## lc4_core
module lc4_core
   (input  wire        clk,
    input  wire        rst,
    output wire [15:0] o_cur_pc,
    input  wire [15:0] i_cur_insn,
    output wire [15:0] o_dmem_addr,
    input  wire [15:0] i_cur_dmem_data,
    output wire        o_dmem_we,
    output wire [15:0] o_dmem_towrite,
    output wire [1:0]  test_stall,
    output wire [15:0] test_cur_pc,
    output wire [15:0] test_cur_insn,
    output wire        test_regfile_we,
    output wire [2:0]  test_regfile_wsel,
    output wire [15:0] test_regfile_data,
    output wire        test_nzp_we,
    output wire [2:0]  test_nzp_new_bits,
    output wire        test_dmem_we,
    output wire [15:0] test_dmem_addr,
    output wire [15:0] test_dmem_data
    );
Size in the first run: ~6200 cells after synthesis, ~520 flip-flops.
export LEC_CHECK = 0
export CAP_MARGIN = 20
export CORE_MARGIN = 2
export CORE_UTILIZATION = 65
export MAX_ROUTING_LAYER = met4
export SLEW_MARGIN = 20
create_clock -name core_clock -period 26.9 [get_ports {clk}]
run.sh (not shown) runs the stock make flow with config.mk's settings and CLKGATE_MAP_FILE=.
The first run failed in global routing (5_1_grt).
==> next run, changes <==
Settings changed: CAP_MARGIN 20 to 0, CORE_UTILIZATION 65 to 66.
The changed run failed in global routing (5_1_grt) with GRT-0232.
Synthesized cell count stays the same.
Synthesized area stays the same.
Die size shrinks by 1.5%.
==> next run, changes <==
Settings changed: CAP_MARGIN 0 to 20, CORE_UTILIZATION 66 to 40, MAX_ROUTING_LAYER met4 to unset.
Clock period 26.9 ns to 39.0 ns, I/O delays scaled along.
With this change the flow finished clean.
Synthesized area stays the same.
Die area is higher by 64%.
Synthesized cell count stays the same.
==> next run, changes <==
Settings changed: CORE_UTILIZATION 40 to 58.
Clock period 39.0 ns to 21.7 ns, I/O delays scaled along.
=> This time the run stopped in global routing (5_1_grt) (ODB-0269); synthesized cell count stays the same; area after synthesis is unchanged; die area decreases by 31%.

lc4_core again, from the RTL that the note above started with.
Settings: LEC_CHECK=0, ABC_AREA=1, CAP_MARGIN=20, CORE_ASPECT_RATIO=0.5, CORE_MARGIN=2, CORE_UTILIZATION=72, CTS_CLUSTER_DIAMETER=375, CTS_CLUSTER_SIZE=97, PLACE_DENSITY=0.37, SETUP_SLACK_MARGIN=4.5, SLEW_MARGIN=20, TNS_END_PERCENT=5; clock period 21.6 ns.
The first run aborted during global routing.
Then changed:
- CORE_ASPECT_RATIO: 0.5 -> default
- CORE_UTILIZATION: 72 -> 58
- CTS_CLUSTER_DIAMETER: 375 -> 262
- CTS_CLUSTER_SIZE: 97 -> default
- PLACE_DENSITY: 0.37 -> default
- SETUP_SLACK_MARGIN: 4.5 -> 5.0
- clock period: 21.6 -> 25.6 ns (I/O delays scaled with it)
=> The new run finished but fails on setup timing. Die area came out higher by a quarter to a third. Area after synthesis is unchanged. Synthesized cell count does not change.
Then changed:
- CORE_UTILIZATION: 58 -> 65
- HOLD_SLACK_MARGIN: default -> -0.07
- MAX_ROUTING_LAYER: default -> met4
- SETUP_SLACK_MARGIN: 5.0 -> default
- clock period: 25.6 -> 31.0 ns (I/O delays scaled with it)
What happened:
- The new run completed and failed the layout checks on setup timing
- cell count came out lower by a few percent
- worst hold slack stays flat
- routed wire length goes down by a few percent
- count of clock-buffer cells in the layout came out lower by 4
- utilization went up by 6.3 points
- global-route usage came out higher by 3.8 points
Then changed:
- ABC_AREA: 1 -> default
- CTS_CLUSTER_DIAMETER: 262 -> default
- HOLD_SLACK_MARGIN: -0.07 -> default
- MAX_ROUTING_LAYER: met4 -> default
- clock period: 31.0 -> 26.9 ns (I/O delays scaled with it)
- The new run did not get past global routing on GRT-0232
- die area climbs by a little under a tenth
- synthesized cell count drops by a few percent
- area after synthesis climbs by a little under a tenth
Then changed:
- CORE_UTILIZATION: 65 -> 66
- MAX_ROUTING_LAYER: default -> met4
After rerunning: The changed run failed in global routing with GRT-0232; synthesized area stays the same; die area decreases by 1.5%; synthesized cell count does not change.
Then changed:
- CORE_UTILIZATION: 66 -> 58
- MAX_ROUTING_LAYER: met4 -> default
- SETUP_SLACK_MARGIN: default -> 4.94
- TNS_END_PERCENT: 5 -> default
- clock period: 26.9 -> 31.9 ns (I/O delays scaled with it)
Outcome: With this change the flow finished with setup timing left. Die size increases by about 14%. Synthesized cell count is unchanged. Synthesized area stays the same.

lc4_core again, from the RTL that the note above started with.
make LEC_CHECK=0 CAP_MARGIN=20 CORE_MARGIN=2 CORE_UTILIZATION=68 CTS_CLUSTER_SIZE=34 SETUP_SLACK_MARGIN=4.94 SLEW_MARGIN=20 finish   # period 36.5 ns
The starting point ended with an error in global routing (5_1_grt) with GRT-0232.
Edit:
Settings changed: CORE_UTILIZATION 68 to 40, CTS_CLUSTER_SIZE 34 to default, GPL_TIMING_DRIVEN from default to 0, SETUP_SLACK_MARGIN 4.94 to default, TNS_END_PERCENT from default to 20.
Clock period 36.5 ns to 40.0 ns, I/O delays scaled along.
What happened: With this change the flow finished with timing, DRC and antenna clean; synthesized area stays the same; synthesized cell count does not change; die size goes up by well over a third.
Edit:
Settings changed: CORE_UTILIZATION 40 to 68, CTS_CLUSTER_SIZE from default to 35, GPL_TIMING_DRIVEN 0 to default, SETUP_SLACK_MARGIN from default to 5.0, TNS_END_PERCENT 20 to default.
Clock period 40.0 ns to 36.8 ns, I/O delays scaled along.
The changed run never finished: it broke off in global routing (5_1_grt), error GRT-0232.
Synthesized area is unchanged.
Die size falls by 41%.
Synthesized cell count stays the same.
Edit:
Settings changed: ABC_AREA from default to 1, CORE_UTILIZATION 68 to 58, CTS_CLUSTER_DIAMETER from default to 253, CTS_CLUSTER_SIZE 35 to default, SETUP_SLACK_MARGIN 5.0 to default.
Clock period 36.8 ns to 21.7 ns, I/O delays scaled along.
After rerunning:
- The new run produced a layout that fails on setup timing
- die size is higher by 8.4%
- area after synthesis fell by 7.4%
- synthesized cell count goes up by 2.3%

== build 9 ==
Starting RTL as in the previous note.
clock: 57.2 ns
lec_check: 0
cap_margin: 20
cell_pad_in_sites_global_placement: 3
core_margin: 4
core_utilization: 72
gpl_timing_driven: 0
setup_slack_margin: 0.46
slew_margin: 20
tns_end_percent: 20
Status(build 9) = ERROR, stage = global placement without I/O
Input-level comparison between build 15 and build 9:
- removing GPL_TIMING_DRIVEN (formerly 0)
- removing CELL_PAD_IN_SITES_GLOBAL_PLACEMENT (formerly 3)
- removing TNS_END_PERCENT (formerly 20)
- changing SETUP_SLACK_MARGIN from 0.46 to 5.0
- changing CORE_UTILIZATION from 72 to 58
- changing CORE_MARGIN from 4 to 2
- changing the clock period (ns, I/O delays scaled along) from 57.2 to 31.8
Results
Build 15: flow complete, layout not clean; failing: negative setup slack. From build 15 to build 9, number of standard cells after synthesis did not move at all. Y dimension of the die: build 15 > build 9. Core region area, build 15 and build 9: higher on build 15. Going from build 9 to build 15, the die area was enlarged.
Modified inputs, build 84 compared to build 15
- TNS_END_PERCENT: unset -> 5
- ABC_AREA: unset -> 1
- PLACE_DENSITY: unset -> 0.42
- SETUP_SLACK_MARGIN: 5.0 -> unset
- CTS_CLUSTER_DIAMETER: unset -> 278
- the clock period (ns, I/O delays scaled along): 31.8 -> 21.7
[summary]
Layout checks on build 84: not met. Flow itself completed; violations: negative setup slack. Taking build 15 as the reference, in build 84 routed metal-1 wire length went down, final critical path time including I/O delays and setup shows a reduction of 2.94 ns. Compared to build 15, the router laid down less metal wire for build 84. Build 15 has higher synthesized area than build 84. Compare build 15 and build 84 | sequential element share of the synthesized area lower: build 15. The run showing the smaller non-clock buffer count is build 84. Build 84 — critical path data required time 10.09 ns lower, build 15 as reference. The combinational gate area reported for build 84 is smaller than that of build 15 by 19%. In build 84 the synthesized area divided by synthesized cell count turned out 9.5% lower than in build 15. Build 84 -> build 15: clock transition at the registers of the reported paths flat.
Inputs modified between build 84 and build 5:
- clearing TNS_END_PERCENT, which used to be 5
- clearing CTS_CLUSTER_DIAMETER, which used to be 278
- swapping 58 for 40 in CORE_UTILIZATION
- clearing PLACE_DENSITY, which used to be 0.42
- clearing ABC_AREA, which used to be 1
- swapping 21.7 for 40.0 in the clock period (ns, I/O delays scaled along)
--- outcome ---
Build 5: full flow OK, the timing, DRC and antenna checks passed
Build 84 → build 5: count of clock-net buffers in the final layout has decreased, die size rose 42000 µm².
Build 5 vs build 84 on accumulated negative setup slack: build 5 is the higher one.
[build 5] cell count listed in synth_stat.txt fell 142 relative to build 84
Yosys stat chip area (build 5 vs. build 84) increases by a little under 10%
Comparing build 5 and build 84, the higher non-clock buffer count in the final layout is on build 84.
Going from build 84 to build 5, first-pass iteration count of the detailed router shrinks by 1.
Inputs modified between build 5 and build 16:
- a change of CORE_UTILIZATION from 40 to 67
- an added MAX_ROUTING_LAYER of met4
- an added CTS_CLUSTER_SIZE of 35
- a change of the clock period (ns, I/O delays scaled along) from 40.0 to 26.9
For build 16, the flow was terminated by a tool error in global routing and produced no final design. Post-placement worst setup slack: build 5 and build 16 compared, lower one is build 16. Number of resized instances in the post-cts repair step delta for build 16 relative to build 5: 291 higher. Summary — placed instance count, build 16 relative to build 5: higher, by 269. Number of buffers inserted by post-CTS setup repair in build 16 is 126 higher than in build 5. Height of the die shrinks by more than 10% when moving from build 5 to build 16. Per the comparison of build 16 with build 5, area figure in the yosys stat output roughly the same, core outline area lower, synthesized cell area roughly the same, number of buffers created by CTS lower. Going from build 5 to build 16, half-perimeter wire length after detailed placement grew by a few percent. The die of build 16 is smaller than the one used in build 5.

Starting RTL as in the previous note.
==> flow/config.mk <==
export PLATFORM = sky130hd
export DESIGN_NAME = lc4_core
export DESIGN_NICKNAME = lc4_core
export VERILOG_FILES = /design/flow/design.v
export SDC_FILE = /design/flow/constraint.sdc
export NUM_CORES = 4
export LEC_CHECK = 0
export ABC_AREA = 0
export CAP_MARGIN = 30
export CELL_PAD_IN_SITES_GLOBAL_PLACEMENT = 0
export CORE_MARGIN = 8
export CORE_UTILIZATION = 46
export CTS_CLUSTER_DIAMETER = 54
export CTS_CLUSTER_SIZE = 11
export GPL_ROUTABILITY_DRIVEN = 1
export GPL_TIMING_DRIVEN = 1
export MAX_ROUTING_LAYER = met4
export MIN_ROUTING_LAYER = met1
export PLACE_DENSITY_LB_ADDON = 0.06
export SETUP_SLACK_MARGIN = 0.01
export SLEW_MARGIN = 15
export TNS_END_PERCENT = 35
==> flow/constraint.sdc <==
create_clock -name core_clock -period 39.7 [get_ports {clk}]
set_input_delay 7.9400 -clock core_clock [delete_from_list [all_inputs] [get_ports {clk}]]
set_output_delay 7.9400 -clock core_clock [all_outputs]
set_load 0.01 [all_outputs]
The baseline passed the timing, DRC and antenna checks.
Rerun with:
Settings changed: ABC_AREA 0 to not set, CAP_MARGIN 30 to 20, CELL_PAD_IN_SITES_GLOBAL_PLACEMENT 0 to not set, CORE_MARGIN 8 to 2, CORE_UTILIZATION 46 to 66, CTS_CLUSTER_DIAMETER 54 to not set, CTS_CLUSTER_SIZE 11 to not set, GPL_ROUTABILITY_DRIVEN 1 to not set, GPL_TIMING_DRIVEN 1 to not set, MIN_ROUTING_LAYER met1 to not set, PLACE_DENSITY_LB_ADDON 0.06 to not set, SETUP_SLACK_MARGIN 0.01 to 5.0, SLEW_MARGIN 15 to 20, TNS_END_PERCENT 35 to not set.
Clock period 39.7 ns to 37.0 ns, I/O delays scaled along.
=> This time the run stopped in global routing (5_1_grt) with GRT-0232; die size falls by about 35%; synthesized cell count does not change; area after synthesis does not change.
Rerun with:
Settings changed: CORE_UTILIZATION 66 to 15, MAX_ROUTING_LAYER met4 to not set, SETUP_SLACK_MARGIN 5.0 to not set.
Clock period 37.0 ns to 39.0 ns, I/O delays scaled along.
=> Now the flow produced a clean layout; synthesized cell count is unchanged; die size grows to 4.3 times its value; area after synthesis is unchanged.

== run A ==
Starting RTL as in the previous note.
Settings: LEC_CHECK=0, CAP_MARGIN=20, CORE_MARGIN=2, CORE_UTILIZATION=72, CTS_CLUSTER_DIAMETER=29, CTS_CLUSTER_SIZE=98, GPL_ROUTABILITY_DRIVEN=1, GPL_TIMING_DRIVEN=1, MAX_ROUTING_LAYER=met4, PLACE_DENSITY_LB_ADDON=0.24, SETUP_SLACK_MARGIN=3.28, SLEW_MARGIN=20; clock period 37.3 ns.
For run A, the flow was terminated by a tool error in 5_1_grt and produced no final design.
#### Input delta (run B over run A)
==> flow/config.mk <==
export PLATFORM = sky130hd
export DESIGN_NAME = lc4_core
export DESIGN_NICKNAME = lc4_core
export VERILOG_FILES = /design/flow/design.v
export SDC_FILE = /design/flow/constraint.sdc
export NUM_CORES = 4
export LEC_CHECK = 0
export CAP_MARGIN = 20
export CORE_MARGIN = 2
export CORE_UTILIZATION = 57
export CTS_CLUSTER_SIZE = 98
export GPL_ROUTABILITY_DRIVEN = 1
export GPL_TIMING_DRIVEN = 1
export PLACE_DENSITY = 0.54
export SETUP_SLACK_MARGIN = 5.0
export SLEW_MARGIN = 20
==> flow/constraint.sdc <==
create_clock -name core_clock -period 56.4 [get_ports {clk}]
set_input_delay 11.2800 -clock core_clock [delete_from_list [all_inputs] [get_ports {clk}]]
set_output_delay 11.2800 -clock core_clock [all_outputs]
set_load 0.01 [all_outputs]
==> results <==
Among run A and run B, the run that stopped before the end is run A, and it is the only one. Run A did not finish; the tool stopped in 5_1_grt with error GRT-0232. From run B to run A, share of flip-flops with an asynchronous set or reset after synthesis did not move at all. In the metrics for run A and run B, the one carrying the lower horizontal die size is run A. Diff run A -> run B: cell count after synthesis did not really move, die size saw an increase, die extent in y increased about 12%. Sort run A and run B by post-CTS repair timing setup buffer count asc -> top: run B. For the worst setup slack after placement, run B came in 13.60 ns higher than run A did. Comparing run A against run B, there is no change at all in area fraction in compound gates after synthesis. Looking at run A and run B, the cell area after placement is a wash. | post-DP HPWL | run B vs run A | worse |.
What run C does differently from run B at the input level:
diff --git a/flow/config.mk b/flow/config.mk
--- a/flow/config.mk
+++ b/flow/config.mk
@@ -6,8 +6,10 @@
 export NUM_CORES = 4
 export LEC_CHECK = 0
+export ABC_AREA = 1
 export CAP_MARGIN = 20
 export CORE_MARGIN = 2
-export CORE_UTILIZATION = 57
-export CTS_CLUSTER_SIZE = 98
+export CORE_UTILIZATION = 61
+export CTS_CLUSTER_DIAMETER = 358
+export CTS_CLUSTER_SIZE = 59
 export GPL_ROUTABILITY_DRIVEN = 1
 export GPL_TIMING_DRIVEN = 1
==> flow/constraint.sdc <==
create_clock -name core_clock -period 35.5 [get_ports {clk}]
set_input_delay 7.1000 -clock core_clock [delete_from_list [all_inputs] [get_ports {clk}]]
set_output_delay 7.1000 -clock core_clock [all_outputs]
set_load 0.01 [all_outputs]
[summary]
Run B did not stop at any stage, and its layout met the timing, DRC and antenna checks. Run C | ERROR | 5_1_grt. What run C reported for synthesized area has to be multiplied by 1.08 to get the figure for run B. Post-placement cell area (run C / run B): 0.931. Comparing chip area in the Yosys report for run B and run C, the smaller number came from run C.
Inputs modified between run C and run D:
diff --git a/flow/config.mk b/flow/config.mk
--- a/flow/config.mk
+++ b/flow/config.mk
@@ -9,10 +9,9 @@
 export CAP_MARGIN = 20
 export CORE_MARGIN = 2
-export CORE_UTILIZATION = 61
-export CTS_CLUSTER_DIAMETER = 358
-export CTS_CLUSTER_SIZE = 59
+export CORE_UTILIZATION = 57
+export CTS_CLUSTER_SIZE = 98
 export GPL_ROUTABILITY_DRIVEN = 1
 export GPL_TIMING_DRIVEN = 1
-export PLACE_DENSITY = 0.54
+export PLACE_DENSITY = 0.47
 export SETUP_SLACK_MARGIN = 5.0
 export SLEW_MARGIN = 20
==> flow/constraint.sdc <==
create_clock -name core_clock -period 35.3 [get_ports {clk}]
set_input_delay 7.0600 -clock core_clock [delete_from_list [all_inputs] [get_ports {clk}]]
set_output_delay 7.0600 -clock core_clock [all_outputs]
set_load 0.01 [all_outputs]
==> comparison <==
Run D went all the way through synthesis, placement and routing and the layout is clean on timing, DRC and antenna. In run D relative to run C, placeable core region had gone up by a little under 10%. Compared with run C, in run D number of post-CTS setup repair buffers went down, floorplan utilization -4.5 points.
Relative to run D, the following input files were edited for run E:
diff --git a/flow/config.mk b/flow/config.mk
--- a/flow/config.mk
+++ b/flow/config.mk
@@ -13,5 +13,7 @@
 export GPL_ROUTABILITY_DRIVEN = 1
 export GPL_TIMING_DRIVEN = 1
+export MAX_ROUTING_LAYER = met4
 export PLACE_DENSITY = 0.47
 export SETUP_SLACK_MARGIN = 5.0
 export SLEW_MARGIN = 20
+export TNS_END_PERCENT = 5
==> flow/constraint.sdc <==
create_clock -name core_clock -period 21.7 [get_ports {clk}]
set_input_delay 4.3400 -clock core_clock [delete_from_list [all_inputs] [get_ports {clk}]]
set_output_delay 4.3400 -clock core_clock [all_outputs]
set_load 0.01 [all_outputs]
Findings:
From the logs: run E reached the end of the flow and failed the layout checks with negative setup slack. Run D → run E: mux cell area share after synthesis held; cell area after placement rose 6600 µm². Data arrival time of the critical path: run E < run D. Between run D and run E, the count of buffers added by post-CTS timing repair for setup is lower for run E. The higher final total negative setup slack came out of run D. When run E is measured against run D, its global routing usage on met3 turns out 0.57 points higher. Between run E and run D, it is run E whose share of the cycle needed by the critical path after routing is higher, by 57 points. Diff run D -> run E | share of the final layout cell area in multi-input gates | decrease of 5.5 points. Run D ended up with fewer cell instances than run E did.
